// main
module main(clk, buttons, init_cells, leds, rgb, cols, rows);
Size in the first run: roughly 1100 cells after synthesis, about 88 I/O pins, ~12000 sq um of cells after synthesis.
Settings: LEC_CHECK=0, CAP_MARGIN=20, CORE_MARGIN=2, CORE_UTILIZATION=72, CTS_CLUSTER_DIAMETER=80, CTS_CLUSTER_SIZE=47, SETUP_SLACK_MARGIN=0.79, SLEW_MARGIN=20; clock period 3.24 ns.
run.sh (not shown) runs the stock make flow with config.mk's settings and CLKGATE_MAP_FILE=.
The baseline died in global routing (5_1_grt).
Next try:
- CORE_UTILIZATION: 72 -> 40
- CTS_CLUSTER_DIAMETER: 80 -> default
- CTS_CLUSTER_SIZE: 47 -> default
- PLACE_DENSITY: default -> 0.6
- SETUP_SLACK_MARGIN: 0.79 -> default
- clock period: 3.24 -> 4.51 ns (I/O delays scaled with it)
Effect:
- This time the run completed with no timing, DRC or antenna violations
- die area increases by 77%
- synthesized area does not change
- synthesized cell count does not change

## main
main again, from the RTL that the note above started with.
Settings: LEC_CHECK=0, ABC_AREA=1, CAP_MARGIN=20, CORE_ASPECT_RATIO=0.5, CORE_MARGIN=2, CORE_UTILIZATION=69, CTS_CLUSTER_DIAMETER=373, CTS_CLUSTER_SIZE=98, PLACE_DENSITY=0.4, SETUP_SLACK_MARGIN=0.22, SLEW_MARGIN=20, TNS_END_PERCENT=5; clock period 2.53 ns.
Although it ran to completion, main produced a layout that fails the final checks because of negative setup slack.
Changes in the feature branch relative to main:
# main
export LEC_CHECK = 0
export ABC_AREA = 1
export CAP_MARGIN = 20
export CORE_ASPECT_RATIO = 0.5
export CORE_MARGIN = 2
export CORE_UTILIZATION = 69
export CTS_CLUSTER_DIAMETER = 373
export CTS_CLUSTER_SIZE = 98
export PLACE_DENSITY = 0.4
export SETUP_SLACK_MARGIN = 0.22
export SLEW_MARGIN = 20
export TNS_END_PERCENT = 5
create_clock -name core_clock -period 2.53 [get_ports {clk}]
# the feature branch
export LEC_CHECK = 0
export CAP_MARGIN = 20
export CORE_MARGIN = 2
export CORE_UTILIZATION = 66
export PLACE_DENSITY = 0.6
export SLEW_MARGIN = 20
create_clock -name core_clock -period 3.83 [get_ports {clk}]
Findings:
- Summary of main and the feature branch: one run falls short of a clean finish, namely main.
- Nothing crashed in main and all stages finished; the problem is that the final layout failed, the offending checks being negative setup slack.
- Going from main to the feature branch, final instance count without filler cells shrinks by 285.
- main has higher share of synthesized cell area in full adder, half adder and majority cells than the feature branch.
- Between the feature branch and main, it is the feature branch whose pin slew with the least headroom to its limit is higher, by 310 ps.

Starting RTL as in the previous note.
Settings: LEC_CHECK=0, CAP_MARGIN=20, CORE_MARGIN=2, CORE_UTILIZATION=72, CTS_CLUSTER_DIAMETER=80, CTS_CLUSTER_SIZE=42, SETUP_SLACK_MARGIN=0.78, SLEW_MARGIN=20; clock period 3.24 ns.
The starting point aborted during global routing (5_1_grt).
Then changed:
- CORE_UTILIZATION: 72 -> 65
- CTS_CLUSTER_DIAMETER: 80 -> default
- CTS_CLUSTER_SIZE: 42 -> default
- SETUP_SLACK_MARGIN: 0.78 -> default
- clock period: 3.24 -> 5.4 ns (I/O delays scaled with it)
Effect: The new run completed without violations; synthesized area stays the same; synthesized cell count does not change; die area grows by 10%.

v49:
main again, from the RTL that the note above started with.
// main
module main(clk, buttons, init_cells, leds, rgb, cols, rows);
export LEC_CHECK = 0
export ABC_AREA = 1
export CAP_MARGIN = 20
export CORE_MARGIN = 2
export CORE_UTILIZATION = 72
export CTS_CLUSTER_DIAMETER = 104
export CTS_CLUSTER_SIZE = 73
export HOLD_SLACK_MARGIN = 0.29
export PLACE_DENSITY_LB_ADDON = 0.21
export SETUP_SLACK_MARGIN = 0.73
export SLEW_MARGIN = 20
create_clock -name core_clock -period 2.94 [get_ports {clk}]
Tool error DPL-0033 stopped v49 during clock tree synthesis (4_1_cts); no final results.
Input-level comparison between v5 and v49:
diff --git a/flow/config.mk b/flow/config.mk
--- a/flow/config.mk
+++ b/flow/config.mk
@@ -11,6 +11,2 @@
-export CORE_UTILIZATION = 72
-export CTS_CLUSTER_DIAMETER = 104
-export CTS_CLUSTER_SIZE = 73
-export HOLD_SLACK_MARGIN = 0.29
-export PLACE_DENSITY_LB_ADDON = 0.21
-export SETUP_SLACK_MARGIN = 0.73
+export CORE_UTILIZATION = 68
+export SETUP_SLACK_MARGIN = -0.01
==> flow/constraint.sdc <==
create_clock -name core_clock -period 5.4 [get_ports {clk}]
set_input_delay 1.0800 -clock core_clock [delete_from_list [all_inputs] [get_ports {clk}]]
set_output_delay 1.0800 -clock core_clock [all_outputs]
set_load 0.01 [all_outputs]
==> comparison <==
- v5 finished all stages; the layout is clean.
- In the flow results for v49 and v5, the final RePlAce weighted congestion is larger on v49.
- v5 against v49; die area is up by a few percent.
- NOTE: floorplan core density in v5 falls short of that of v49
- Instance area at placement (higher): v49
- Of v5 and v49, it is v5 that has the higher die boundary height.
- v5 vs. v49: share of flip-flops with an asynchronous set or reset about even; total instance count after detailed placement fell 37.
- Re number of instances in the synthesized netlist: no difference whatsoever between v49 and v5.
- Summary of v5 over v49: chip width increased 3.7 um; core area now larger; area of the mapped netlist roughly the same.
For v59, these inputs were changed with respect to v5:
diff --git a/flow/config.mk b/flow/config.mk
--- a/flow/config.mk
+++ b/flow/config.mk
@@ -8 +7,0 @@
-export ABC_AREA = 1
@@ -11,2 +10,2 @@
-export CORE_UTILIZATION = 68
-export SETUP_SLACK_MARGIN = -0.01
+export CORE_UTILIZATION = 70
+export PLACE_DENSITY = 0.6
==> flow/constraint.sdc <==
create_clock -name core_clock -period 4.51 [get_ports {clk}]
set_input_delay 0.9020 -clock core_clock [delete_from_list [all_inputs] [get_ports {clk}]]
set_output_delay 0.9020 -clock core_clock [all_outputs]
set_load 0.01 [all_outputs]
## What came out
- Comparing v59 against v5, there is no change at all in count of boundary I/O pins.
- A critical path capture point of rows[3] is what v59 shows, while rows[4] belongs to v5.
- Diff v5 -> v59: final standard cell area without fillers has increased; final wirelength has decreased.
